`config.mk`:
```
export PLATFORM = sky130hd
export DESIGN_NAME = ALU_Top
export DESIGN_NICKNAME = ALU_Top
export VERILOG_FILES = /design/flow/design.v
export SDC_FILE = /design/flow/constraint.sdc
export NUM_CORES = 4
export LEC_CHECK = 0
export CAP_MARGIN = 20
export CORE_MARGIN = 2
export CORE_UTILIZATION = 40
export SETUP_SLACK_MARGIN = 5.0
export SLEW_MARGIN = 20
```
`design.v`:
```
module Decoder_2_to_4_Unit
(
    input   wire    [3 : 0] alu_fun,     
    output  reg     arith_En,
    output  reg     logic_En,
    output  reg     cmp_En,
    output  reg     shift_En
);
wire    [1:0]   alu_fun_MSBs = alu_fun[3:2];
always @ (*)
    begin
        case (alu_fun_MSBs)
        2'b00 : begin
                    arith_En = 1'b1;    
                    logic_En = 1'b0;
                    cmp_En = 1'b0;
                    shift_En = 1'b0;
                end 
        2'b01 : begin
                    arith_En = 1'b0;   
                    logic_En = 1'b1;    
                    cmp_En = 1'b0;
                    shift_En = 1'b0;
                end 
        2'b10 : begin
                    arith_En = 1'b0;   
                    logic_En = 1'b0;
                    cmp_En = 1'b1;      
                    shift_En = 1'b0;
                end 
        2'b11 : begin
                    arith_En = 1'b0;   
                    logic_En = 1'b0;
                    cmp_En = 1'b0;
                    shift_En = 1'b1;    
                end 
        endcase
    end
endmodule
module Arithmetic_Unit #(parameter Data_In_Width = 16)
(
    input   wire    signed  [Data_In_Width-1 : 0]    A_in ,      
    input   wire    signed  [Data_In_Width-1 : 0]    B_in ,      
    input   wire                          [3 : 0]    alu_fun,    
    input   wire                                     CLK_in,
    input   wire                                     RST_in,
    input   wire                                     arith_En,
    output  reg         [(2*Data_In_Width)-1 : 0]    arith_out,  
    output  reg                                      arith_flag,
    output  reg                                      over_flow
);
wire    [1:0]   alu_fun_LSBs = alu_fun[1:0];      
reg     [(2*Data_In_Width)-1 : 0]   arith_out_comb;
reg     arith_flag_comb;
reg     over_flow_comb;
always @ (posedge CLK_in or negedge RST_in)   
    begin
        if (!RST_in)
            begin
               arith_out  <= 'sb0; 
               arith_flag <= 1'b0;
               over_flow  <= 1'b0;
            end
        else
            begin
                arith_out  <= arith_out_comb;
                arith_flag <= arith_flag_comb;
                over_flow  <= over_flow_comb;
            end
    end
always @ (*)
    begin
        if (arith_En)
            begin
                arith_flag_comb = 1'b1;
                case (alu_fun_LSBs)
                    2'b00 : {over_flow_comb , arith_out_comb} = A_in + B_in ;
                    2'b10 : {over_flow_comb , arith_out_comb} = A_in * B_in ;
                    2'b01 : {over_flow_comb , arith_out_comb} = A_in - B_in ;
                    2'b11 : begin over_flow_comb = 1'b0; arith_out_comb = (B_in != 'sb0) ? A_in / B_in : 'sb0 ; end   
                endcase
            end
        else
            begin
                arith_flag_comb = 1'b0;
                arith_out_comb = 'sb0;
                over_flow_comb = 1'b0;
            end
    end
endmodule
module Logic_Unit #(parameter Data_In_Width = 16) 
(
    input   wire    [Data_In_Width-1 : 0]    A_in ,    
    input   wire    [Data_In_Width-1 : 0]    B_in ,    
    input   wire                  [3 : 0]    alu_fun,  
    input   wire                             CLK_in,
    input   wire                             RST_in,
    input   wire                             logic_En,
    output  reg    [Data_In_Width-1 : 0]     logic_out, 
    output  reg                              logic_flag
);
wire    [1:0]   alu_fun_LSBs = alu_fun[1:0];      
reg     [Data_In_Width-1 : 0]   logic_out_comb;
reg     logic_flag_comb;
always @ (posedge CLK_in or negedge RST_in)       
    begin
        if (!RST_in)
            begin
                logic_out  <= 'b0;
                logic_flag <= 1'b0;
            end
        else
            begin
                logic_out  <= logic_out_comb;
                logic_flag <= logic_flag_comb;
            end
    end
always @ (*)
    begin
        if (logic_En)
            begin
                logic_flag_comb = 1'b1;
                case (alu_fun_LSBs)
                2'b00 : logic_out_comb = A_in & B_in;    
                2'b01 : logic_out_comb = A_in | B_in;    
                2'b10 : logic_out_comb = ~(A_in & B_in);     
                2'b11 : logic_out_comb = ~(A_in | B_in);     
                endcase
            end
        else
            begin
                logic_flag_comb = 1'b0;
                logic_out_comb = 'b0;
            end
    end
endmodule
module CMP_Unit #(parameter Data_In_Width = 16)
(
    input   wire    signed  [Data_In_Width-1 : 0]    A_in ,      
    input   wire    signed  [Data_In_Width-1 : 0]    B_in ,      
    input   wire                          [3 : 0]    alu_fun,    
    input   wire                                     CLK_in,
    input   wire                                     RST_in,
    input   wire                                     cmp_En,
    output  reg             [1 : 0]                  cmp_out,
    output  reg                                      cmp_flag
);
wire    [1 : 0]   alu_fun_LSBs = alu_fun[1:0];      
reg     [1 : 0]   cmp_out_comb;
reg     cmp_flag_comb;
always @ (posedge CLK_in or negedge RST_in)
    begin
        if (!RST_in)
            begin
                cmp_out  <= 'sb0;
                cmp_flag <= 1'b0;
            end
        else
            begin
                cmp_out  <= cmp_out_comb;
                cmp_flag <= cmp_flag_comb;
            end
    end
always @ (*)
    begin
        if (cmp_En)
            begin
                case (alu_fun_LSBs)
                2'b00 : begin
                            cmp_flag_comb = 1'b0;
                            cmp_out_comb = 'sb0;
                        end
                2'b01 : begin
                            cmp_flag_comb = 1'b1;
                            cmp_out_comb = (A_in == B_in) ? 'sd1 : 'sd0;
                        end
                2'b10 : begin
                            cmp_flag_comb = 1'b1;
                            cmp_out_comb = (A_in > B_in) ?  'sd2 : 'sd0;
                        end
                2'b11 : begin   
                            cmp_flag_comb = 1'b1;
                            cmp_out_comb = (A_in < B_in) ?  'sd3 : 'sd0;
                        end
                endcase
            end
        else
            begin
                cmp_flag_comb = 1'b0;
                cmp_out_comb = 'sb0;
            end
    end
endmodule
module Shift_unit #(parameter Data_In_Width = 16)
(
    input   wire    signed  [Data_In_Width-1 : 0]    A_in ,      
    input   wire    signed  [Data_In_Width-1 : 0]    B_in ,      
    input   wire                          [3 : 0]    alu_fun,    
    input   wire                                     CLK_in,
    input   wire                                     RST_in,
    input   wire                                     shift_En,
    output  reg     signed  [Data_In_Width-1 : 0]    shift_out, 
    output  reg                                      shift_flag
);
wire    [1:0]   alu_fun_LSBs = alu_fun[1:0];      
reg     [Data_In_Width-1 : 0]   shift_out_comb;
reg     shift_flag_comb;
always @ (posedge CLK_in or negedge RST_in)
    begin
        if (!RST_in)
            begin
                shift_out  <= 'sb0;
                shift_flag <= 1'b0;
            end
        else
            begin
                shift_out  <= shift_out_comb;
                shift_flag <= shift_flag_comb;
            end
    end
always @ (*)
    begin
        if (shift_En)
            begin
                shift_flag_comb = 1'b1;
                case (alu_fun_LSBs)
                2'b00 : shift_out_comb = (A_in >> 1'b1);    
                2'b01 : shift_out_comb = (A_in << 1'b1);    
                2'b10 : shift_out_comb = (B_in >> 1'b1);    
                2'b11 : shift_out_comb = (B_in << 1'b1);    
                endcase
            end
        else
            begin
                shift_flag_comb = 1'b0;
                shift_out_comb = 'sb0;
            end
    end
endmodule
module ALU_Top #(parameter Data_In_Width = 16)
(
    input   wire            [Data_In_Width-1 : 0]    A ,      
    input   wire            [Data_In_Width-1 : 0]    B ,      
    input   wire                          [3 : 0]    ALU_FUN,   
    input   wire                                     CLK,
    input   wire                                     RST,
    output  wire      [(2*Data_In_Width)-1 : 0]      Arith_OUT,   
    output  wire                                     Arith_Flag,
    output  wire            [Data_In_Width-1 : 0]    Logic_OUT, 
    output  wire                                     Logic_Flag,
    output  wire                          [1 : 0]    CMP_OUT,
    output  wire                                     CMP_Flag,
    output  wire            [Data_In_Width-1 : 0]    Shift_OUT, 
    output  wire                                     Shift_Flag
);
wire    Arith_Enable;
wire    Logic_Enable;
wire    CMP_Enable;
wire    Shift_Enable;
wire    Over_Flow;
Decoder_2_to_4_Unit ins_Decoder_2_to_4_Unit (
    .alu_fun (ALU_FUN),
    .arith_En (Arith_Enable),
    .logic_En (Logic_Enable),
    .cmp_En (CMP_Enable),
    .shift_En (Shift_Enable)
);
Arithmetic_Unit ins_Arithmetic_Unit (
    .A_in (A),
    .B_in (B),
    .alu_fun (ALU_FUN),
    .CLK_in (CLK),
    .RST_in (RST),
    .arith_En (Arith_Enable),
    .arith_out (Arith_OUT),
    .arith_flag (Arith_Flag),
    .over_flow (Over_Flow)
);
Logic_Unit ins_Logic_unit (
    .A_in (A),
    .B_in (B),
    .alu_fun (ALU_FUN),
    .CLK_in (CLK),
    .RST_in (RST),
    .logic_En (Logic_Enable),
    .logic_out (Logic_OUT),
    .logic_flag (Logic_Flag)
);
CMP_Unit ins_CMP_Unit (
    .A_in (A),
    .B_in (B),
    .alu_fun  (ALU_FUN),
    .CLK_in (CLK),
    .RST_in (RST),
    .cmp_En (CMP_Enable),
    .cmp_out (CMP_OUT),
    .cmp_flag (CMP_Flag)
);
Shift_unit ins_Shift_Unit (
    .A_in (A),
    .B_in (B),
    .alu_fun  (ALU_FUN),
    .CLK_in (CLK),
    .RST_in (RST),
    .shift_En (Shift_Enable),
    .shift_out (Shift_OUT),
    .shift_flag (Shift_Flag)
);
endmodule
```
`run.sh`:
```
#!/bin/bash
# the make line also repeats each setting of config.mk as NAME=value (left out here)
make -C /OpenROAD-flow-scripts/flow DESIGN_CONFIG=/design/flow/config.mk WORK_HOME=/design/flow/orfs CLKGATE_MAP_FILE= finish
```
`constraint.sdc`:
```
create_clock -name core_clock -period 83.7 [get_ports {CLK}]
set_input_delay 16.7400 -clock core_clock [delete_from_list [all_inputs] [get_ports {CLK}]]
set_output_delay 16.7400 -clock core_clock [all_outputs]
set_load 0.01 [all_outputs]
```
==> flow_summary.ini, run 1 <==
; generated from flow reports
[run_status]
outcome = no timing/DRC/antenna violations

[placement]
portBuffers = 107
pre_cts_slack_ps = -4000
dp_cells = 7838
place.gp.congestion = 1.01
hpwlAfterDp_um = 147000

[synthesis]
ys_ff = 70
ff_type = dfrtp_1
synth-edff-count = 0
ys_types = 113
ys_seq_share_pct = 3.96
ys_sh_aoi_pct = 26.7
top_cells_by_count = ha_1 (662), nand2_1 (596), nor2_1 (593), inv_1 (462), a21oi_1 (432)
synth_top_cell_by_count = ha_1
top_area_cell = ha_1
ys_sh_adder_pct = 30.7
mux_area_share_pct = 3.34
area_leaders = ha_1 (19%), fa_1 (12%), xnor2_1 (5.7%)
synth.cellmix.simpleShare_pct = 20.7
async_flop_share_pct = 100
postSynthCellCount = 5930
yosysWarnings = 5
xor_area_share_pct = 8.78
synth_area_per_cell_um2 = 7.47
yosysTopAreaCellShare_pct = 18.7
yosys_area_um2 = 44300
yosys_cells = 5930
synthTopLogicFamily = adder cells
syn_area_um2 = 44300

[timing]
fin_crit_sh_pct = 93.6
hold_viol = 0
drv_slew = 0
fin_tns_setup_ps = 0
setup_viol = 0
worst_pin_slew_ps = 1220
fmax_mhz = 12.8
rsz0062_at_grt = yes
finalCriticalPeriod_ps = 78310
layout_setup_ws_ps = 5390
relSlewSlack_pct = 18.1

[setup_path]
cp_max_fo = 13
cp_slowest_cell = or4b_4
crit_end = ins_Arithmetic_Unit.arith_out[26]
critPathArrivalTime_ps = 78510
cp.depth = 313
crit_family = AND-OR/OR-AND gates
path_buffers = 51
path_class = in -> reg
end_kind = flip-flop
cp_slowest_stage_delay_ps = 550
crit_path_frequent_cell = buf_4
critPathLaunch = B[0]
critPathLaunchType = primary input
required_ps = 83910

[job]
cap_violations = 0
warnings = 61

[global_routing]
grt_pass1_wl_um = 287000
overflow = 0
antenna_found_initial = 4
grtUsageTotal_pct = 32.5
grt_max_degree = 71
grt_pass1_vias = 47600

[routing]
vias = 50100
drtPass1Iterations = 6
drt-initial-drc-count = 4508
wirelength_um = 194000
post-route-drc-count = 0
final_antenna_net_count = 0
wl_per_cell_um = 23.4
vias_per_cell = 6.03

[finish]
finish.utilization_pct = 54.6
area.sequential_um2 = 1750
logic_area_um2 = 46500
stdcell_count = 8312
fin_nets = 7782
n_fill_cell = 10300
area_growth_pct = 35.9

[die]
die_y_um = 337
rows = 122
ios = 108
dieArea_um2 = 113000
die_x_um = 337
initial_core_util_pct = 40.2
core_um2 = 110000

[clocking]
cts.clk_slew.worst_paths_ps = 80
cts_inserted_buffers = 9
cts.sinks = 70
cts_buffer_depth = 2
cts_htree_levels = 3
cts_hold_buf = 0
cts_root_buf = clkbuf_16
cts_tree = done

[min_path]
hp-class = in -> async
-- stage by stage --
step                instance area [um^2]  hold slack (ps)
global placement                   50600            16930
finish                             60100            16500
detailed placement                 50600            16940
CTS                                55700            16550
floorplan                          45800            16440
global route                       60100            16590
-- final cells by class --
| cell class | instances | share of cell area, % |
|---|---|---|
| Antenna cell | 1 | 0.00416 |
| Clock inverter | 7 | 0.123 |
| Inverter | 476 | 3.00 |
| Multi-Input combinational cell | 5333 | 77.3 |
| Sequential cell | 70 | 2.91 |
| Tap cell | 1488 | 3.10 |
| Timing Repair Buffer | 928 | 13.2 |
| Clock buffer | 9 | 0.374 |
-- timing repair --
action                                  in CTS  in global routing
buffers inserted                           232                212
pin swaps                                  241                382
resized                                    569                576
endpoints found under the setup margin      32                 32
cloned                                       6                  6
-- routing by layer --
layer	up-vias	track usage, %	part of all wire, %
met1	24300	42.7	42
li1	23100	-	-
met5	-	0	0.0093
met4	4	13.4	5.2
met3	586	4.89	7.9
met2	2177	53.3	45
==> inputs of run 2 (changes only) <==
Settings changed: ABC_AREA set to 1, CORE_UTILIZATION 40 to 68, CTS_CLUSTER_DIAMETER set to 393, CTS_CLUSTER_SIZE set to 99, SETUP_SLACK_MARGIN 5.0 to 3.98, TNS_END_PERCENT set to 10.
Clock period 83.7 ns to 29.6 ns, I/O delays scaled along.
==> run 2 against run 1 <==
The flow now stops in 4_1_cts. Die area shrank 43%. Synthesized cell count up 9.4%. Area after synthesis shrank 3.6%.
==> flow_summary.ini, run 2 <==
; yosys + openroad results
[die]
dieArea_um2 = 64800
die_x_um = 255
core_um2 = 61800
rows = 91
die_y_um = 255
ios = 108
initial_core_util_pct = 69.0

[synthesis]
yosysTopAreaCellShare_pct = 19.4
async_flop_share_pct = 100
top_area_cell = ha_1
yosysWarnings = 5
postSynthCellCount = 6489
ys_ff = 70
synth_area_per_cell_um2 = 6.58
synth.cellmix.simpleShare_pct = 25.6
ys_seq_share_pct = 4.10
synth_top_cell_by_count = nand2_1
ff_type = dfrtp_1
ys_sh_adder_pct = 31.8
ys_sh_aoi_pct = 16.3
synthTopLogicFamily = adder cells
xor_area_share_pct = 8.52
area_leaders = ha_1 (19%), nand2_1 (15%), fa_1 (12%)
syn_area_um2 = 42700
ys_types = 76
top_cells_by_count = nand2_1 (1712), inv_1 (1107), ha_1 (662), a21oi_1 (498), nor2_1 (288)
mux_area_share_pct = 0.366
yosys_area_um2 = 42700
synth-edff-count = 0
yosys_cells = 6489

[placement]
dp_cells = 9075
placed_area_um2 = 57300
place.gp.congestion = 1.15
portBuffers = 107
hpwlAfterDp_um = 147000
pre_cts_slack_ps = -47800

[run_status]
outcome = aborted with a tool error
failed_stage = 4_1_cts
firstError = [ERROR DPL-0038] Utilization greater than 100%, impossible to legalize
run 2: per-stage QoR:
| stage | setup TNS, ps | util [%] |
|---|---|---|
| 3_5_place_dp | -1515260 | 92.7 |
| 3_3_place_gp | -1287270 | 92.7 |
| 2_1_floorplan | -1287800 | - |
==> inputs of run 3 (changes only) <==
Settings changed: ABC_AREA 1 to not set, CAP_MARGIN 20 to 5, CELL_PAD_IN_SITES_GLOBAL_PLACEMENT set to 0, CORE_UTILIZATION 68 to 58, CTS_CLUSTER_DIAMETER 393 to not set, CTS_CLUSTER_SIZE 99 to 38, SETUP_SLACK_MARGIN 3.98 to not set, SLEW_MARGIN 20 to 25, TNS_END_PERCENT 10 to not set.
Clock period 29.6 ns to 72.8 ns, I/O delays scaled along.
==> run 3 against run 2 <==
The flow stops in 5_1_grt. Synthesized cell count shrank 8.6%. Die area increased by 21%. Area after synthesis up 3.7%.
==> flow_summary.ini, run 3 <==
; yosys + openroad results
[die]
die_y_um = 280
dieArea_um2 = 78500
rows = 101
die_x_um = 280
core_um2 = 75700
initial_core_util_pct = 58.5
ios = 108

[synthesis]
top_area_cell = ha_1
ff_type = dfrtp_1
async_flop_share_pct = 100
synth.cellmix.simpleShare_pct = 20.7
syn_area_um2 = 44300
synth_area_per_cell_um2 = 7.47
mux_area_share_pct = 3.34
postSynthCellCount = 5930
ys_ff = 70
yosysTopAreaCellShare_pct = 18.7
ys_types = 113
yosys_area_um2 = 44300
synthTopLogicFamily = adder cells
xor_area_share_pct = 8.78
synth_top_cell_by_count = ha_1
synth-edff-count = 0
ys_seq_share_pct = 3.96
yosysWarnings = 5
top_cells_by_count = ha_1 (662), nand2_1 (596), nor2_1 (593), inv_1 (462), a21oi_1 (432)
ys_sh_adder_pct = 30.7
ys_sh_aoi_pct = 26.7
yosys_cells = 5930
area_leaders = ha_1 (19%), fa_1 (12%), xnor2_1 (5.7%)

[clocking]
cts_root_buf = clkbuf_16
cts_buffer_depth = 2
cts.sinks = 70
cts_htree_levels = 3
cts_hold_buf = 0
cts_inserted_buffers = 9

[global_routing]
overflow = 1524
grtUsageTotal_pct = 92.0

[run_status]
failed_stage = 5_1_grt
firstError = [ERROR GRT-0232] Routing congestion too high. Check the congestion heatmap in the GUI.
outcome = aborted with a tool error

[placement]
portBuffers = 107
placed_area_um2 = 63300
pre_cts_slack_ps = -5380
hpwlAfterDp_um = 160000
place.gp.congestion = 1.10
-- run 3: metrics by stage --
stage	TNS, ps	hold slack (ps)	instances
2_1_floorplan	-30800	14260	6080
3_3_place_gp	-102740	14750	8965
3_5_place_dp	-161840	14770	8965
4_1_cts	-17770	14390	9216
-- run 3: what timing repair did --
| item | in CTS |
|---|---|
| gates cloned | 7 |
| pin swaps | 318 |
| gates resized | 547 |
| setup buffers | 234 |
| endpoints found under the setup margin | 32 |
-- run 3: routing by layer --
metal  overflow  GRT usage (%)
met1         49           88.1
met2        892            104
met3         68           81.7
met4        496            100
met5         19           59.8
==> inputs of run 4 (changes only) <==
Settings changed: ABC_AREA set to 1, CAP_MARGIN 5 to 0, CELL_PAD_IN_SITES_GLOBAL_PLACEMENT 0 to not set, CORE_UTILIZATION 58 to 72, CTS_CLUSTER_DIAMETER set to 309, CTS_CLUSTER_SIZE 38 to 96, HOLD_SLACK_MARGIN set to 0.27, PLACE_DENSITY set to 0.37, SLEW_MARGIN 25 to 20.
Clock period 72.8 ns to 90.6 ns, I/O delays scaled along.
==> run 4 against run 3 <==
Now clean on timing, DRC and antenna. Area after synthesis shrank 3.6%. Synthesized cell count grew 9.4%. Die area down 22%.
==> flow_summary.ini, run 4 <==
; generated from flow reports
[placement]
place.gp.congestion = 1.06
portBuffers = 107
hpwlAfterDp_um = 104000
dp_cells = 7532

[synthesis]
area_leaders = ha_1 (19%), nand2_1 (15%), fa_1 (12%)
synth-edff-count = 0
ys_sh_aoi_pct = 16.3
ys_seq_share_pct = 4.10
ff_type = dfrtp_1
xor_area_share_pct = 8.52
yosysWarnings = 5
ys_sh_adder_pct = 31.8
synthTopLogicFamily = adder cells
synth_area_per_cell_um2 = 6.58
ys_ff = 70
yosysTopAreaCellShare_pct = 19.4
mux_area_share_pct = 0.366
yosys_cells = 6489
postSynthCellCount = 6489
async_flop_share_pct = 100
synth.cellmix.simpleShare_pct = 25.6
syn_area_um2 = 42700
yosys_area_um2 = 42700
synth_top_cell_by_count = nand2_1
ys_types = 76
top_area_cell = ha_1
top_cells_by_count = nand2_1 (1712), inv_1 (1107), ha_1 (662), a21oi_1 (498), nor2_1 (288)

[routing]
wirelength_um = 143000
final_antenna_net_count = 0
vias = 46200
post-route-drc-count = 0
drt-initial-drc-count = 4657
vias_per_cell = 5.98
drtPass1Iterations = 7
wl_per_cell_um = 18.6

[finish]
finish.utilization_pct = 83.6
area_growth_pct = 15.2
stdcell_count = 7724
fin_nets = 7908

[setup_path]
path_class = in -> reg
cp.depth = 559
path_buffers = 78
cp_max_fo = 22
required_ps = 90820
cp_slowest_stage_delay_ps = 400
crit_family = AND-OR/OR-AND gates
crit_path_frequent_cell = nand2_1
cp_slowest_cell = ha_1
end_kind = flip-flop
critPathLaunch = B[7]
crit_end = ins_Arithmetic_Unit.arith_out[12]
critPathLaunchType = primary input
critPathArrivalTime_ps = 87830

[timing]
drv_slew = 0
fin_crit_sh_pct = 96.7
setup_viol = 0
hold_viol = 0
finalCriticalPeriod_ps = 87600
fmax_mhz = 11.4
fin_tns_setup_ps = 0
relSlewSlack_pct = 13.2
worst_pin_slew_ps = 1290

[clocking]
cts.sinks = 70
cts_inserted_buffers = 9
cts.clk_slew.worst_paths_ps = 70
cts_htree_levels = 3
cts_buffer_depth = 2
cts_tree = done
cts_root_buf = clkbuf_16

[min_path]
hp-class = in -> async

[run_status]
outcome = no timing/DRC/antenna violations

[global_routing]
grt_max_degree = 71
grtUsageTotal_pct = 42.7
grt_pass1_wl_um = 209000
grt_pass1_vias = 41300
antenna_found_initial = 8
overflow = 0

[job]
warnings = 62
cap_violations = 0

[die]
core_um2 = 58800
die_y_um = 247
initial_core_util_pct = 72.6
die_x_um = 247
dieArea_um2 = 61200
rows = 89
ios = 108
## run 4: area by class of cell
type                    count  area, um^2
fillers                  3992        9620
well taps                 773         967
clock buffers              11         243
repair buffers            461        4010
flip-flops and latches     70        1750
clock inverters             5        65.1
inverters                1147        4390
multi-input cells        5243       37700
diodes                      2        5.00
repair inverters           12        93.8
## run 4: stage by stage
| step | worst slack [ps] | hold WS [ps] | instance area [um^2] |
|---|---|---|---|
| 2_1_floorplan | 4320 | 17820 | 43200 |
| 3_3_place_gp | -1490 | 18310 | 45400 |
| 3_5_place_dp | -4230 | 18320 | 45400 |
| 4_1_cts | 18.4 | 17930 | 46000 |
| 5_1_grt | -2290 | 17970 | 49200 |
| 6_report | 3000 | 17910 | 49200 |
## run 4: what timing repair did
action	CTS	global route
setup buffers	6	144
hold buffers	0	0
gates resized	53	453
endpoints found under the setup margin	32	32
pin swaps	2	232
hold endpoints to repair	0	0
cloned	5	19
## run 4: layer usage
metal / global-route usage [%] / share of wire, % / wire length [um]
met5: 0 / 0.063 / 91
met4: 22.6 / 7.2 / 10300
met3: 10.5 / 12 / 17400
met2: 68.4 / 44 / 63000
met1: 53.1 / 37 / 52600
==> inputs of run 5 (changes only) <==
Settings changed: ABC_AREA 1 to not set, CAP_MARGIN 0 to 5, CELL_PAD_IN_SITES_GLOBAL_PLACEMENT set to 0, CORE_UTILIZATION 72 to 57, CTS_CLUSTER_DIAMETER 309 to not set, CTS_CLUSTER_SIZE 96 to 38, HOLD_SLACK_MARGIN 0.27 to not set, PLACE_DENSITY 0.37 to not set.
Clock period 90.6 ns to 74.1 ns, I/O delays scaled along.
==> run 5 against run 4 <==
The flow now stops in 5_1_grt. Die area is 30% higher. Synthesized cell count is 8.6% lower. Area after synthesis grew 3.7%.
==> flow_summary.ini, run 5 <==
; yosys + openroad results
[run_status]
outcome = aborted with a tool error
failed_stage = 5_1_grt
firstError = [ERROR GRT-0232] Routing congestion too high. Check the congestion heatmap in the GUI.

[synthesis]
ys_ff = 70
yosysTopAreaCellShare_pct = 18.7
ys_sh_adder_pct = 30.7
yosys_area_um2 = 44300
top_cells_by_count = ha_1 (662), nand2_1 (596), nor2_1 (593), inv_1 (462), a21oi_1 (432)
ys_sh_aoi_pct = 26.7
area_leaders = ha_1 (19%), fa_1 (12%), xnor2_1 (5.7%)
yosysWarnings = 5
mux_area_share_pct = 3.34
postSynthCellCount = 5930
ys_seq_share_pct = 3.96
syn_area_um2 = 44300
top_area_cell = ha_1
synth.cellmix.simpleShare_pct = 20.7
synth_area_per_cell_um2 = 7.47
async_flop_share_pct = 100
yosys_cells = 5930
synth-edff-count = 0
xor_area_share_pct = 8.78
synth_top_cell_by_count = ha_1
ys_types = 113
ff_type = dfrtp_1
synthTopLogicFamily = adder cells

[global_routing]
grtUsageTotal_pct = 87.3
overflow = 577

[clocking]
cts.sinks = 70
cts_inserted_buffers = 9
cts_buffer_depth = 2
cts_root_buf = clkbuf_16
cts_hold_buf = 0
cts_htree_levels = 3

[placement]
portBuffers = 107
place.gp.congestion = 1.08
hpwlAfterDp_um = 162000

[die]
rows = 102
die_x_um = 283
core_um2 = 77200
dieArea_um2 = 79900
ios = 108
die_y_um = 283
initial_core_util_pct = 57.3
==> run 5: stage by stage <==
stage                     worst slack, ps  area [um^2]  instances  utilization (%)
after CTS                            5.02        68100       9301             88.2
after detailed placement            -4950        63600       9060             82.4
after floorplan                     -77.9        47200       6080                -
after global placement              -3080        63600       9060             82.4
==> run 5: per-layer routing <==
metal / GRT overflow / GRT usage (%)
met1: 26 / 85.3
met2: 328 / 98.8
met3: 24 / 78.5
met4: 197 / 89.3
met5: 2 / 54.0
==> run 5: repair_timing <==
action                     4_1_cts
hold endpoints to repair         0
gates cloned                     9
gates resized                  514
setup buffers                  217
pin swaps                      320
setup endpoints to repair       32
==> inputs of run 6 (changes only) <==
Settings changed: CAP_MARGIN 5 to 40, CORE_UTILIZATION 57 to 72, CTS_CLUSTER_DIAMETER set to 394, CTS_CLUSTER_SIZE 38 to 34, HOLD_SLACK_MARGIN set to 0.3, PLACE_DENSITY set to 0.37, SETUP_SLACK_MARGIN set to -1.05, SLEW_MARGIN 20 to 40.
Clock period 74.1 ns to 17.5 ns, I/O delays scaled along.
==> run 6 against run 5 <==
The flow stops in 3_5_place_dp. Synthesized cell count did not move. Die area fell by 21%. Area after synthesis did not move.
==> flow_summary.ini, run 6 <==
; yosys + openroad results
[run_status]
outcome = aborted with a tool error
failed_stage = 3_5_place_dp
firstError = [ERROR DPL-0038] Utilization greater than 100%, impossible to legalize

[placement]
place.gp.congestion = 1.16
portBuffers = 107

[die]
die_x_um = 252
ios = 108
dieArea_um2 = 63500
die_y_um = 252
core_um2 = 60600
initial_core_util_pct = 73.1
rows = 90

[synthesis]
yosys_cells = 5930
ys_ff = 70
synth-edff-count = 0
ys_sh_aoi_pct = 26.7
xor_area_share_pct = 8.78
ys_types = 113
postSynthCellCount = 5930
synth_top_cell_by_count = ha_1
yosys_area_um2 = 44300
ys_seq_share_pct = 3.96
area_leaders = ha_1 (19%), fa_1 (12%), xnor2_1 (5.7%)
synth.cellmix.simpleShare_pct = 20.7
top_area_cell = ha_1
syn_area_um2 = 44300
synthTopLogicFamily = adder cells
ff_type = dfrtp_1
async_flop_share_pct = 100
yosysWarnings = 5
mux_area_share_pct = 3.34
yosysTopAreaCellShare_pct = 18.7
ys_sh_adder_pct = 30.7
top_cells_by_count = ha_1 (662), nand2_1 (596), nor2_1 (593), inv_1 (462), a21oi_1 (432)
synth_area_per_cell_um2 = 7.47
-- run 6: metrics by stage --
stage                   cell area (um^2)  worst slack [ps]  std cells   TNS, ps
after global placement             63200            -47220       8791  -1505010
after floorplan                    47300            -45360       6080  -1446490
==> inputs of run 7 (changes only) <==
Settings changed: ABC_AREA set to 1, CAP_MARGIN 40 to 15, CELL_PAD_IN_SITES_DETAIL_PLACEMENT set to 2, CELL_PAD_IN_SITES_GLOBAL_PLACEMENT 0 to 1, CORE_UTILIZATION 72 to 41, CTS_CLUSTER_DIAMETER 394 to 72, CTS_CLUSTER_SIZE 34 to 61, GPL_ROUTABILITY_DRIVEN set to 1, GPL_TIMING_DRIVEN set to 0, HOLD_SLACK_MARGIN 0.3 to not set, MIN_ROUTING_LAYER set to met1, PLACE_DENSITY 0.37 to not set, SETUP_SLACK_MARGIN -1.05 to 5.0, SLEW_MARGIN 40 to 5, TNS_END_PERCENT set to 75.
Clock period 17.5 ns to 85.0 ns, I/O delays scaled along.
==> run 7 against run 6 <==
The flow stops in 4_1_cts. Synthesized cell count up 9.4%. Area after synthesis down 3.6%. Die area up 68%.
==> flow_summary.ini, run 7 <==
; yosys + openroad results
[synthesis]
yosysTopAreaCellShare_pct = 19.4
synth_area_per_cell_um2 = 6.58
ff_type = dfrtp_1
synthTopLogicFamily = adder cells
ys_sh_aoi_pct = 16.3
xor_area_share_pct = 8.52
mux_area_share_pct = 0.366
yosys_cells = 6489
syn_area_um2 = 42700
ys_types = 76
ys_sh_adder_pct = 31.8
synth.cellmix.simpleShare_pct = 25.6
synth_top_cell_by_count = nand2_1
top_area_cell = ha_1
yosys_area_um2 = 42700
async_flop_share_pct = 100
synth-edff-count = 0
top_cells_by_count = nand2_1 (1712), inv_1 (1107), ha_1 (662), a21oi_1 (498), nor2_1 (288)
postSynthCellCount = 6489
area_leaders = ha_1 (19%), nand2_1 (15%), fa_1 (12%)
yosysWarnings = 5
ys_seq_share_pct = 4.10
ys_ff = 70

[run_status]
outcome = aborted with a tool error
firstError = [ERROR DPL-0033] detailed placement checks failed during check placement.
failed_stage = 4_1_cts

[die]
dieArea_um2 = 107000
rows = 118
core_um2 = 103000
die_x_um = 327
ios = 108
initial_core_util_pct = 41.3
die_y_um = 327

[placement]
hpwlAfterDp_um = 166000
portBuffers = 106
place.gp.congestion = 0.949
-- run 7: per-stage QoR --
| step | setup WS (ps) | util [%] | cells | area [um^2] |
|---|---|---|---|---|
| 3_5_place_dp | -14720 | 46.0 | 8135 | 47600 |
| 3_3_place_gp | -10020 | 45.8 | 8125 | 47300 |
| 2_1_floorplan | 4420 | - | 6639 | 44500 |
==> inputs of run 8 (changes only) <==
Settings changed: ABC_AREA 1 to not set, CAP_MARGIN 15 to 20, CELL_PAD_IN_SITES_DETAIL_PLACEMENT 2 to not set, CELL_PAD_IN_SITES_GLOBAL_PLACEMENT 1 to not set, CORE_UTILIZATION 41 to 66, CTS_CLUSTER_DIAMETER 72 to 270, CTS_CLUSTER_SIZE 61 to 33, GPL_ROUTABILITY_DRIVEN 1 to not set, GPL_TIMING_DRIVEN 0 to not set, MAX_ROUTING_LAYER set to met4, MIN_ROUTING_LAYER met1 to not set, SETUP_SLACK_MARGIN 5.0 to not set, SLEW_MARGIN 5 to 20, TNS_END_PERCENT 75 to not set.
Clock period 85.0 ns to 79.3 ns, I/O delays scaled along.
==> run 8 against run 7 <==
The run fails in 5_1_grt. Area after synthesis increased by 3.7%. Die area down 35%. Synthesized cell count down 8.6%.
==> flow_summary.ini, run 8 <==
; yosys + openroad results
[clocking]
cts.sinks = 70
cts_root_buf = clkbuf_16
cts_buffer_depth = 2
cts_inserted_buffers = 9
cts_htree_levels = 3
cts_hold_buf = 0

[die]
rows = 94
dieArea_um2 = 69200
ios = 108
initial_core_util_pct = 67.0
die_y_um = 263
core_um2 = 66100
die_x_um = 263

[synthesis]
ys_ff = 70
xor_area_share_pct = 8.78
synth_top_cell_by_count = ha_1
synth_area_per_cell_um2 = 7.47
ys_sh_aoi_pct = 26.7
ff_type = dfrtp_1
top_cells_by_count = ha_1 (662), nand2_1 (596), nor2_1 (593), inv_1 (462), a21oi_1 (432)
yosys_cells = 5930
top_area_cell = ha_1
synth.cellmix.simpleShare_pct = 20.7
synthTopLogicFamily = adder cells
yosys_area_um2 = 44300
ys_types = 113
synth-edff-count = 0
yosysWarnings = 5
ys_sh_adder_pct = 30.7
area_leaders = ha_1 (19%), fa_1 (12%), xnor2_1 (5.7%)
mux_area_share_pct = 3.34
async_flop_share_pct = 100
syn_area_um2 = 44300
yosysTopAreaCellShare_pct = 18.7
postSynthCellCount = 5930
ys_seq_share_pct = 3.96

[placement]
placed_area_um2 = 56900
portBuffers = 107
hpwlAfterDp_um = 147000
place.gp.congestion = 1.17
dp_cells = 8186

[run_status]
failed_stage = 5_1_grt
firstError = [ERROR GRT-0232] Routing congestion too high. Check the congestion heatmap in the GUI.
outcome = aborted with a tool error

[global_routing]
grtUsageTotal_pct = 90.7
overflow = 759
==> run 8: metrics by stage <==
step	hold WS [ps]	TNS, ps	setup WS [ps]	utilization [%]
after global placement	16060	-27960	-1260	86.0
after floorplan	15560	0	11.7	-
after detailed placement	16090	-96750	-3420	86.0
after CTS	15700	0	9.62	88.0
==> run 8: timing repair <==
| item | in CTS |
|---|---|
| setup buffers | 49 |
| gates resized | 138 |
| endpoints found under the setup margin | 32 |
| gates cloned | 2 |
| pin swaps | 54 |
==> run 8: layer usage <==
metal  global-route usage [%]  GRT overflow
met1                     88.3            57
met5                        -             -
met2                      100           423
met4                     91.6           221
met3                     81.3            58
==> inputs of run 9 (changes only) <==
Settings changed: ABC_AREA set to 1, CORE_UTILIZATION 66 to 62, CTS_CLUSTER_DIAMETER 270 to 169, CTS_CLUSTER_SIZE 33 to 100, MAX_ROUTING_LAYER met4 to not set.
Clock period 79.3 ns to 77.4 ns, I/O delays scaled along.
==> run 9 against run 8 <==
The flow again stops in 5_1_grt. Area after synthesis decreased by 3.6%. Die area increased by 2.6%. Synthesized cell count increased by 9.4%.
==> flow_summary.ini, run 9 <==
; yosys + openroad results
[run_status]
outcome = aborted with a tool error
failed_stage = 5_1_grt
firstError = [ERROR GRT-0232] Routing congestion too high. Check the congestion heatmap in the GUI.

[die]
die_x_um = 266
ios = 108
rows = 96
dieArea_um2 = 71000
initial_core_util_pct = 62.4
core_um2 = 68300
die_y_um = 266

[synthesis]
yosysTopAreaCellShare_pct = 19.4
ys_sh_adder_pct = 31.8
ys_types = 76
xor_area_share_pct = 8.52
yosys_cells = 6489
async_flop_share_pct = 100
mux_area_share_pct = 0.366
synth_area_per_cell_um2 = 6.58
synth.cellmix.simpleShare_pct = 25.6
top_area_cell = ha_1
top_cells_by_count = nand2_1 (1712), inv_1 (1107), ha_1 (662), a21oi_1 (498), nor2_1 (288)
synthTopLogicFamily = adder cells
ys_ff = 70
syn_area_um2 = 42700
ys_sh_aoi_pct = 16.3
ys_seq_share_pct = 4.10
yosysWarnings = 5
ff_type = dfrtp_1
postSynthCellCount = 6489
synth-edff-count = 0
synth_top_cell_by_count = nand2_1
yosys_area_um2 = 42700
area_leaders = ha_1 (19%), nand2_1 (15%), fa_1 (12%)

[clocking]
cts_htree_levels = 3
cts_buffer_depth = 2
cts_root_buf = clkbuf_16
cts_inserted_buffers = 9
cts.sinks = 70
cts_hold_buf = 0

[placement]
place.gp.congestion = 1.01
portBuffers = 107
placed_area_um2 = 57700
hpwlAfterDp_um = 125000
pre_cts_slack_ps = -7240

[global_routing]
overflow = 7476
grtUsageTotal_pct = 107
[run 9: what timing repair did]
| item | 4_1_cts |
|---|---|
| buffers inserted | 277 |
| cloned | 4 |
| setup endpoints to repair | 32 |
| gates resized | 298 |
| pin swaps | 310 |
[run 9: through the flow]
stage	setup TNS, ps	std cells
CTS	-84740	9391
global placement	-85650	9094
floorplan	-40720	6639
detailed placement	-219180	9094
[run 9: layer usage]
metal	GRT overflow	global-route usage (%)
met2	5685	140
met4	1362	118
met3	192	84.4
met5	14	72.3
met1	223	92.4
==> inputs of run 10 (changes only) <==
Settings changed: ABC_AREA 1 to 0, CORE_ASPECT_RATIO set to 0.52, CORE_UTILIZATION 62 to 51, CTS_CLUSTER_DIAMETER 169 to not set, CTS_CLUSTER_SIZE 100 to not set, GPL_ROUTABILITY_DRIVEN set to 1, MIN_ROUTING_LAYER set to met1, PLACE_DENSITY set to 0.63, SETUP_SLACK_MARGIN set to -2.0.
Clock period 77.4 ns to 149.0 ns, I/O delays scaled along.
==> run 10 against run 9 <==
Now clean on timing, DRC and antenna. Area after synthesis increased by 3.7%. Die area increased by 26%. Synthesized cell count decreased by 8.6%.
==> flow_summary.ini, run 10 <==
; generated from flow reports
[setup_path]
path_buffers = 24
cp_slowest_cell = xnor2_1
cp_max_fo = 34
critPathArrivalTime_ps = 123060
crit_path_frequent_cell = ha_1
critPathLaunch = B[0]
cp_slowest_stage_delay_ps = 1010
end_kind = flip-flop
crit_family = AND-OR/OR-AND gates
critPathLaunchType = primary input
path_class = in -> reg
crit_end = ins_Arithmetic_Unit.arith_out[8]
required_ps = 149260
cp.depth = 293

[synthesis]
yosys_area_um2 = 44300
async_flop_share_pct = 100
mux_area_share_pct = 3.34
ys_seq_share_pct = 3.96
synth_top_cell_by_count = ha_1
yosys_cells = 5930
ys_ff = 70
postSynthCellCount = 5930
yosysTopAreaCellShare_pct = 18.7
synth-edff-count = 0
synth.cellmix.simpleShare_pct = 20.7
ys_types = 113
top_cells_by_count = ha_1 (662), nand2_1 (596), nor2_1 (593), inv_1 (462), a21oi_1 (432)
yosysWarnings = 5
syn_area_um2 = 44300
synth_area_per_cell_um2 = 7.47
ys_sh_adder_pct = 30.7
synthTopLogicFamily = adder cells
ys_sh_aoi_pct = 26.7
ff_type = dfrtp_1
top_area_cell = ha_1
xor_area_share_pct = 8.78
area_leaders = ha_1 (19%), fa_1 (12%), xnor2_1 (5.7%)

[timing]
setup_viol = 0
rsz0062_at_grt = no
worst_pin_slew_ps = 1310
relSlewSlack_pct = 10.3
drv_slew = 0
fin_tns_setup_ps = 0
fin_crit_sh_pct = 82.4
layout_setup_ws_ps = 26200
finalCriticalPeriod_ps = 122800
hold_viol = 0
fmax_mhz = 8.14

[finish]
area.sequential_um2 = 1750
area_growth_pct = 8.15
fin_nets = 7071
n_fill_cell = 8321
finish.utilization_pct = 56.0
logic_area_um2 = 40700

[clocking]
cts_resized = 0
cts_hold_buf = 0
cts.sinks = 70
cts_buffer_depth = 2
cts_tree = done
cts_inserted_buffers = 9
cts.clk_slew.worst_paths_ps = 60
cts_root_buf = clkbuf_16
post_cts_buffers = 0
cts_htree_levels = 3

[die]
core_um2 = 85500
rows = 77
dieArea_um2 = 89300
die_y_um = 216
ios = 108
initial_core_util_pct = 51.8
die_x_um = 413

[global_routing]
grtUsageTotal_pct = 43.4
grt_pass1_vias = 42900
met3_usage_pct = 27.1
busiest_layer = met1
grt_max_degree = 61
overflow = 0
grtUsageMet2_pct = 47.9
grt_pass1_wl_um = 288000
antenna_found_initial = 7
use_met1_pct = 66.8

[min_path]
hp-class = in -> async

[placement]
place.gp.congestion = 1.13
pre_cts_slack_ps = 31660
portBuffers = 107
hpwlAfterDp_um = 161000

[routing]
vias = 48500
vias_per_cell = 6.68
wl_per_cell_um = 27.5
drtPass1Iterations = 10
drt-initial-drc-count = 7338
post-route-drc-count = 0
wirelength_um = 200000
final_antenna_net_count = 0

[job]
warnings = 60
cap_violations = 0

[run_status]
outcome = no timing/DRC/antenna violations
## run 10: cell type report
cell class,instances,share of cell area (%)
clock buffer,10,0.478
clock inverter,6,0.196
multi-input combinational,5331,84.9
antenna,7,0.0366
tap,1145,2.99
inverter,476,3.73
timing repair buffer,219,3.97
sequential,70,3.66
## run 10: per-layer routing
metal,part of all wire [%],vias up
li1,-,21600
met1,46,23000
met2,32,3622
met3,20,293
met4,2.1,10
met5,0.14,-
## run 10: through the flow
step	cells	instance area (um^2)	hold WS (ps)
floorplan	6080	44800	29500
detailed placement	7241	47500	29650
CTS	7257	47800	29250
finish	7264	47900	29250
global route	7257	47900	29260
global placement	7240	47500	29650
==> inputs of run 11 (changes only) <==
Settings changed: ABC_AREA 0 to 1, CORE_ASPECT_RATIO 0.52 to not set, CORE_UTILIZATION 51 to 32, CTS_CLUSTER_DIAMETER set to 270, CTS_CLUSTER_SIZE set to 98, GPL_ROUTABILITY_DRIVEN 1 to not set, MIN_ROUTING_LAYER met1 to not set, PLACE_DENSITY 0.63 to not set, SETUP_SLACK_MARGIN -2.0 to 5.0, SLEW_MARGIN 20 to 10, TNS_END_PERCENT set to 15.
Clock period 149.0 ns to 85.0 ns, I/O delays scaled along.
==> run 11 against run 10 <==
Still clean. Wire length fell by 21%. Design area rose by 17%. Area after synthesis fell by 3.6%. Setup slack got worse by 23000 ps. Critical path depth rose by 256. Via count fell by 6.3%. Synthesized cell count rose by 9.4%. Sequential share of layout area fell by 0.53 points. Largest cell class unchanged. Highest routed layer unchanged.
==> flow_summary.ini, run 11 <==
; generated from flow reports
[synthesis]
yosysTopAreaCellShare_pct = 19.4
syn_area_um2 = 42700
yosys_cells = 6489
synth.cellmix.simpleShare_pct = 25.6
yosys_area_um2 = 42700
yosysWarnings = 5
area_leaders = ha_1 (19%), nand2_1 (15%), fa_1 (12%)
top_cells_by_count = nand2_1 (1712), inv_1 (1107), ha_1 (662), a21oi_1 (498), nor2_1 (288)
ff_type = dfrtp_1
ys_types = 76
xor_area_share_pct = 8.52
synth-edff-count = 0
synthTopLogicFamily = adder cells
ys_ff = 70
mux_area_share_pct = 0.366
postSynthCellCount = 6489
top_area_cell = ha_1
ys_sh_adder_pct = 31.8
ys_seq_share_pct = 4.10
synth_area_per_cell_um2 = 6.58
async_flop_share_pct = 100
synth_top_cell_by_count = nand2_1
ys_sh_aoi_pct = 16.3

[routing]
vias_per_cell = 4.95
drt-initial-drc-count = 2977
post-route-drc-count = 0
drtPass1Iterations = 6
final_antenna_net_count = 0
vias = 45400
wirelength_um = 158000
n_antenna_cell = 0
wl_per_cell_um = 17.2

[placement]
pre_cts_slack_ps = -1590
hpwlAfterDp_um = 119000
portBuffers = 107
place.gp.congestion = 0.957

[die]
initial_core_util_pct = 32.1
die_y_um = 369
dieArea_um2 = 136000
ios = 108
rows = 134
core_um2 = 133000
die_x_um = 369

[global_routing]
grtUsageTotal_pct = 22.3
grt_max_degree = 53
grt_pass1_vias = 44000
antenna_found_initial = 5
overflow = 0
grt_pass1_wl_um = 242000

[setup_path]
path_buffers = 143
cp.depth = 549
required_ps = 85310
end_kind = flip-flop
path_class = in -> reg
cp_max_fo = 14
cp_slowest_stage_delay_ps = 410
cp_slowest_cell = clkdlybuf4s50_1
critPathArrivalTime_ps = 82470
critPathLaunchType = primary input
crit_family = AND-OR/OR-AND gates
critPathLaunch = B[6]
crit_end = ins_Arithmetic_Unit.arith_out[27]
crit_path_frequent_cell = buf_4

[job]
cap_violations = 0
warnings = 63

[timing]
worst_pin_slew_ps = 1210
hold_viol = 0
relSlewSlack_pct = 18.6
setup_viol = 0
fmax_mhz = 12.2
finalCriticalPeriod_ps = 82150
drv_slew = 0
fin_tns_setup_ps = 0
layout_setup_ws_ps = 2850
rsz0062_at_grt = yes
fin_crit_sh_pct = 96.6

[clocking]
cts_buffer_depth = 2
cts_htree_levels = 3
cts_inserted_buffers = 9
cts_root_buf = clkbuf_16
cts.clk_slew.worst_paths_ps = 90
cts_tree = done
cts.sinks = 70

[finish]
finish.utilization_pct = 42.1
fin_nets = 8362
area_growth_pct = 31.0

[run_status]
outcome = no timing/DRC/antenna violations

[min_path]
hp-class = in -> async
run 11: timing repair:
| action | CTS | global route |
|---|---|---|
| setup endpoints to repair | 32 | 32 |
| hold buffers | 0 | 0 |
| endpoints found under the hold margin | 0 | 0 |
| setup buffers | 315 | 157 |
| resized | 379 | 366 |
| pin swaps | 259 | 373 |
| cloned | 14 | 3 |
run 11: cell type report:
type / instances / area [um^2]
Clock buffer: 9 / 225
Tap cell: 1768 / 2210
Inverter: 1147 / 4420
Multi-Input combinational cell: 5241 / 39400
Sequential cell: 70 / 1750
Timing Repair Buffer: 922 / 7730
Fill cell: 13600 / 77000
Clock inverter: 7 / 88.8
Timing Repair inverter: 7 / 53.8
run 11: metrics by stage:
stage	hold slack [ps]	cells	area (um^2)
after CTS	16510	9010	53000
final	16510	9171	55900
after detailed placement	16920	8665	48500
after global placement	16920	8665	48500
after floorplan	16700	6639	44100
after global routing	16520	9171	55900
run 11: routing by layer:
metal | wire length (um) | part of all wire (%) | up-vias | global-route usage (%)
li1 | - | - | 22400 | -
met1 | 70900 | 45 | 21500 | 30.3
met2 | 73400 | 46 | 1215 | 37.1
met3 | 8900 | 5.6 | 265 | 2.41
met4 | 4720 | 3.0 | 2 | 6.04
met5 | 13 | 0.0082 | - | 0
==> inputs of run 12 (changes only) <==
Settings changed: ABC_AREA 1 to not set, CORE_UTILIZATION 32 to 66, CTS_CLUSTER_DIAMETER 270 to 344, CTS_CLUSTER_SIZE 98 to 33, MAX_ROUTING_LAYER set to met4, SETUP_SLACK_MARGIN 5.0 to not set, SLEW_MARGIN 10 to 20, TNS_END_PERCENT 15 to 5.
Clock period 85.0 ns to 75.4 ns, I/O delays scaled along.
==> run 12 against run 11 <==
The run now fails in 4_1_cts. Die area down 49%. Synthesized cell count fell by 8.6%. Area after synthesis is 3.7% higher.
==> flow_summary.ini, run 12 <==
; yosys + openroad results
[run_status]
outcome = aborted with a tool error
failed_stage = 4_1_cts
firstError = [ERROR DPL-0038] Utilization greater than 100%, impossible to legalize

[synthesis]
synth.cellmix.simpleShare_pct = 20.7
async_flop_share_pct = 100
syn_area_um2 = 44300
yosysTopAreaCellShare_pct = 18.7
ff_type = dfrtp_1
yosys_cells = 5930
top_area_cell = ha_1
mux_area_share_pct = 3.34
postSynthCellCount = 5930
synth_area_per_cell_um2 = 7.47
ys_sh_aoi_pct = 26.7
synth_top_cell_by_count = ha_1
yosys_area_um2 = 44300
xor_area_share_pct = 8.78
top_cells_by_count = ha_1 (662), nand2_1 (596), nor2_1 (593), inv_1 (462), a21oi_1 (432)
ys_ff = 70
yosysWarnings = 5
ys_types = 113
synth-edff-count = 0
ys_seq_share_pct = 3.96
synthTopLogicFamily = adder cells
ys_sh_adder_pct = 30.7
area_leaders = ha_1 (19%), fa_1 (12%), xnor2_1 (5.7%)

[die]
initial_core_util_pct = 67.0
rows = 94
die_y_um = 263
ios = 108
die_x_um = 263
core_um2 = 66100
dieArea_um2 = 69200

[placement]
portBuffers = 107
placed_area_um2 = 62000
dp_cells = 8778
hpwlAfterDp_um = 180000
place.gp.congestion = 1.18
pre_cts_slack_ps = -6360
==> inputs of run 13 (changes only) <==
Settings changed: CAP_MARGIN 20 to 5, CELL_PAD_IN_SITES_GLOBAL_PLACEMENT set to 0, CORE_UTILIZATION 66 to 72, CTS_CLUSTER_DIAMETER 344 to not set, CTS_CLUSTER_SIZE 33 to 38, MAX_ROUTING_LAYER met4 to not set, TNS_END_PERCENT 5 to not set.
Clock period 75.4 ns to 78.5 ns, I/O delays scaled along.
==> run 13 against run 12 <==
The flow again stops in 4_1_cts. Die area is 8.2% lower. Synthesized cell count stayed put. Area after synthesis stayed put.
==> flow_summary.ini, run 13 <==
; yosys + openroad results
[synthesis]
synthTopLogicFamily = adder cells
yosysTopAreaCellShare_pct = 18.7
async_flop_share_pct = 100
yosys_area_um2 = 44300
ys_sh_aoi_pct = 26.7
syn_area_um2 = 44300
postSynthCellCount = 5930
synth_top_cell_by_count = ha_1
ys_types = 113
xor_area_share_pct = 8.78
ys_seq_share_pct = 3.96
yosysWarnings = 5
ys_ff = 70
top_area_cell = ha_1
ys_sh_adder_pct = 30.7
synth-edff-count = 0
area_leaders = ha_1 (19%), fa_1 (12%), xnor2_1 (5.7%)
yosys_cells = 5930
synth.cellmix.simpleShare_pct = 20.7
mux_area_share_pct = 3.34
ff_type = dfrtp_1
top_cells_by_count = ha_1 (662), nand2_1 (596), nor2_1 (593), inv_1 (462), a21oi_1 (432)
synth_area_per_cell_um2 = 7.47

[placement]
dp_cells = 7980
portBuffers = 107
place.gp.congestion = 1.19
hpwlAfterDp_um = 158000

[die]
core_um2 = 60600
die_x_um = 252
initial_core_util_pct = 73.1
rows = 90
dieArea_um2 = 63500
die_y_um = 252
ios = 108

[run_status]
outcome = aborted with a tool error
firstError = [ERROR DPL-0033] detailed placement checks failed during check placement.
failed_stage = 4_1_cts
## run 13: stage by stage
stage | setup TNS (ps) | setup WS [ps] | hold WS [ps] | area (um^2) | utilization (%)
after detailed placement | -150140 | -5140 | 15920 | 55900 | 92.2
after global placement | -40550 | -1630 | 15890 | 55900 | 92.2
after floorplan | 0 | 13.6 | 15400 | 45600 | -
==> inputs of run 14 (changes only) <==
Settings changed: ABC_AREA set to 1, CELL_PAD_IN_SITES_DETAIL_PLACEMENT set to 0, CELL_PAD_IN_SITES_GLOBAL_PLACEMENT 0 to 1, CORE_ASPECT_RATIO set to 1.5, CORE_MARGIN 2 to 3, CORE_UTILIZATION 72 to 17, CTS_CLUSTER_DIAMETER set to 83, CTS_CLUSTER_SIZE 38 to not set, GPL_ROUTABILITY_DRIVEN set to 1, GPL_TIMING_DRIVEN set to 0, MAX_ROUTING_LAYER set to met4, PLACE_DENSITY set to 0.55, SLEW_MARGIN 20 to 30, TNS_END_PERCENT set to 65.
Clock period 78.5 ns to 56.5 ns, I/O delays scaled along.
==> run 14 against run 13 <==
The layout now fails its checks (setup timing). Area after synthesis decreased by 3.6%. Synthesized cell count increased by 9.4%. Die area increased to 4.1 times the previous value.
==> flow_summary.ini, run 14 <==
; generated from flow reports
[run_status]
outcome = finished with violations
failed_checks = setup timing

[die]
initial_core_util_pct = 17.1
ios = 108
core_um2 = 249000
dieArea_um2 = 257000
die_x_um = 415
die_y_um = 620
rows = 224

[timing]
rsz0062_at_grt = yes
drv_slew = 0
relSlewSlack_pct = 30.2
fmax_mhz = 12.8
hold_viol = 0
layout_setup_ws_ps = -21650
fin_tns_setup_ps = -683260
worst_pin_slew_ps = 1040
finalCriticalPeriod_ps = 78150
setup_viol = 32
fin_crit_sh_pct = 138

[setup_path]
critPathLaunchType = primary input
crit_end = ins_Arithmetic_Unit.arith_out[27]
required_ps = 56840
path_class = in -> reg
cp_slowest_cell = ha_1
critPathArrivalTime_ps = 78480
crit_path_frequent_cell = buf_4
crit_family = AND-OR/OR-AND gates
cp_max_fo = 9
cp_slowest_stage_delay_ps = 350
end_kind = flip-flop
cp.depth = 565
path_buffers = 171
critPathLaunch = B[0]

[routing]
post-route-drc-count = 0
vias_per_cell = 4.22
vias = 46100
wirelength_um = 186000
drt-initial-drc-count = 2048
drtPass1Iterations = 6
final_antenna_net_count = 0
wl_per_cell_um = 17.1

[clocking]
cts_htree_levels = 3
cts_tree = done
cts_root_buf = clkbuf_16
cts.sinks = 70
cts.clk_slew.worst_paths_ps = 80
cts_buffer_depth = 2
cts_hold_buf = 0
cts_inserted_buffers = 9

[synthesis]
synthTopLogicFamily = adder cells
yosys_cells = 6489
ys_sh_aoi_pct = 16.3
synth_area_per_cell_um2 = 6.58
synth_top_cell_by_count = nand2_1
synth-edff-count = 0
xor_area_share_pct = 8.52
postSynthCellCount = 6489
top_cells_by_count = nand2_1 (1712), inv_1 (1107), ha_1 (662), a21oi_1 (498), nor2_1 (288)
top_area_cell = ha_1
ys_types = 76
async_flop_share_pct = 100
yosys_area_um2 = 42700
ys_sh_adder_pct = 31.8
ys_ff = 70
yosysTopAreaCellShare_pct = 19.4
area_leaders = ha_1 (19%), nand2_1 (15%), fa_1 (12%)
syn_area_um2 = 42700
ff_type = dfrtp_1
mux_area_share_pct = 0.366
yosysWarnings = 5
synth.cellmix.simpleShare_pct = 25.6
ys_seq_share_pct = 4.10

[finish]
finish.utilization_pct = 24.8
area_growth_pct = 44.5
fin_nets = 8588

[min_path]
hp-class = in -> async

[job]
cap_violations = 0
warnings = 63

[global_routing]
overflow = 0
antenna_found_initial = 5
grtUsageTotal_pct = 14.3
grt_pass1_vias = 46900
grt_max_degree = 54
grt_pass1_wl_um = 276000

[placement]
place.gp.congestion = 0.947
hpwlAfterDp_um = 146000
portBuffers = 106
run 14: final cells by class:
cell class	count	area, um^2
Sequential cell	70	1750
Multi-Input combinational cell	5240	40900
Timing Repair Buffer	976	8060
Buffer	178	1930
Tap cell	3277	4100
Antenna cell	5	12.5
Inverter	1147	4550
Clock buffer	9	225
Fill cell	27700	187000
Timing Repair inverter	2	17.5
Clock inverter	7	75.1
run 14: per-stage QoR:
stage	area [um^2]	worst slack, ps	cells	hold WS, ps
after detailed placement	50100	-34420	10000	11170
after global placement	49700	-35060	10000	11870
after global routing	61700	-26180	10900	10720
final	61700	-21650	10900	10720
after CTS	58900	-22070	10700	10690
after floorplan	44500	-18380	6639	11000
run 14: what timing repair did:
action                     CTS  global route
buffers inserted           679           172
cloned                       9             1
gates resized              771           336
pin swaps                  557           539
setup endpoints to repair   32            32
run 14: routing by layer:
layer / vias to the layer above / track usage [%] / share of wire, %
met4: 0 / 5.52 / 4.5
met2: 817 / 27.2 / 53
li1: 22900 / - / -
met3: 269 / 1.00 / 2.8
met1: 22100 / 15.4 / 40
met5: - / - / 0
==> inputs of run 15 (changes only) <==
Settings changed: CAP_MARGIN 5 to 0, CELL_PAD_IN_SITES_DETAIL_PLACEMENT 0 to not set, CELL_PAD_IN_SITES_GLOBAL_PLACEMENT 1 to not set, CORE_ASPECT_RATIO 1.5 to not set, CORE_MARGIN 3 to 2, CORE_UTILIZATION 17 to 72, CTS_CLUSTER_DIAMETER 83 to 148, CTS_CLUSTER_SIZE set to 100, GPL_ROUTABILITY_DRIVEN 1 to not set, GPL_TIMING_DRIVEN 0 to not set, MAX_ROUTING_LAYER met4 to not set, PLACE_DENSITY 0.55 to 0.38, SLEW_MARGIN 30 to 20, TNS_END_PERCENT 65 to not set.
Clock period 56.5 ns to 108.0 ns, I/O delays scaled along.
==> run 15 against run 14 <==
Hold slack gained 11000 ps. Global-route usage grew 27 points. Non-clock buffer count shrank 960. Critical endpoint is now ins_Arithmetic_Unit.arith_out[25]. Synthesized cell count is the same. Setup slack gained 30000 ps. Die area shrank 76%. Now clean on timing, DRC and antenna. Core utilization grew 52 points. Critical path depth shrank 10.
==> flow_summary.ini, run 15 <==
; generated from flow reports
[clocking]
cts_htree_levels = 3
cts.sinks = 70
cts_buffer_depth = 2
cts_inserted_buffers = 9
cts.clk_slew.worst_paths_ps = 70
cts_root_buf = clkbuf_16
cts_tree = done
cts_hold_buf = 0

[die]
ios = 108
initial_core_util_pct = 72.6
die_x_um = 247
core_um2 = 58800
rows = 89
dieArea_um2 = 61200
die_y_um = 247

[routing]
post-route-drc-count = 0
final_antenna_net_count = 0
vias = 43400
vias_per_cell = 5.82
wl_per_cell_um = 17.6
drtPass1Iterations = 9
drt-initial-drc-count = 3927
wirelength_um = 131000

[job]
warnings = 62
cap_violations = 0

[timing]
fin_crit_sh_pct = 92.6
fmax_mhz = 10.0
worst_pin_slew_ps = 1250
drv_slew = 0
relSlewSlack_pct = 16.5
setup_viol = 0
finalCriticalPeriod_ps = 100020
hold_viol = 0

[global_routing]
overflow = 0
grt_pass1_wl_um = 204000
grt_pass1_vias = 40600
antenna_found_initial = 1
grt_max_degree = 71
grtUsageTotal_pct = 41.8

[setup_path]
crit_path_frequent_cell = nand2_1
path_class = in -> reg
cp_max_fo = 32
path_buffers = 68
crit_family = AND-OR/OR-AND gates
required_ps = 108290
critPathLaunchType = primary input
end_kind = flip-flop
crit_end = ins_Arithmetic_Unit.arith_out[25]
critPathArrivalTime_ps = 100310
cp.depth = 555
critPathLaunch = B[1]
cp_slowest_stage_delay_ps = 600
cp_slowest_cell = a2111oi_0

[synthesis]
postSynthCellCount = 6489
synth_area_per_cell_um2 = 6.58
syn_area_um2 = 42700
synth-edff-count = 0
top_cells_by_count = nand2_1 (1712), inv_1 (1107), ha_1 (662), a21oi_1 (498), nor2_1 (288)
ff_type = dfrtp_1
async_flop_share_pct = 100
area_leaders = ha_1 (19%), nand2_1 (15%), fa_1 (12%)
ys_seq_share_pct = 4.10
top_area_cell = ha_1
yosysWarnings = 5
ys_types = 76
yosys_area_um2 = 42700
synth.cellmix.simpleShare_pct = 25.6
xor_area_share_pct = 8.52
ys_sh_adder_pct = 31.8
mux_area_share_pct = 0.366
synthTopLogicFamily = adder cells
ys_ff = 70
yosys_cells = 6489
synth_top_cell_by_count = nand2_1
ys_sh_aoi_pct = 16.3
yosysTopAreaCellShare_pct = 19.4

[finish]
area_growth_pct = 5.94
finish.utilization_pct = 76.9
fin_nets = 7639

[run_status]
outcome = no timing/DRC/antenna violations

[min_path]
hp-class = in -> async

[placement]
hpwlAfterDp_um = 101000
place.gp.congestion = 1.03
portBuffers = 107
## run 15: per-layer routing
metal	vias to the layer above	GRT usage, %	wire (um)
met5	-	0	0
met4	0	21.3	8210
met3	535	8.66	14900
met2	2159	66.7	57000
met1	19800	53.4	50900
li1	20900	-	-
## run 15: area by class of cell
class / count / area (um^2)
Antenna cell: 1 / 2.50
Clock buffer: 9 / 225
Clock inverter: 7 / 57.6
Fill cell: 4874 / 13600
Inverter: 1147 / 4350
Multi-Input combinational cell: 5242 / 36000
Sequential cell: 70 / 1750
Tap cell: 773 / 967
Timing Repair Buffer: 194 / 1760
Timing Repair inverter: 11 / 60.1
## run 15: per-stage QoR
step / instances / setup TNS, ps / setup WS [ps] / instance area, um^2 / hold WS, ps
detailed placement: 7402 / 0 / 789 / 44400 / 21800
global placement: 7402 / 0 / 3850 / 44400 / 21790
CTS: 7418 / 0 / 887 / 44700 / 21410
finish: 7454 / 0 / 7980 / 45200 / 21360
global route: 7453 / -440 / -106 / 45200 / 21450
floorplan: 6639 / 0 / 18240 / 43200 / 21300
## run 15: timing repair
| action | CTS | global route |
|---|---|---|
| resized | 0 | 68 |
| buffers inserted | 0 | 20 |
| endpoints found under the hold margin | 0 | 0 |
| setup endpoints to repair | 0 | 32 |
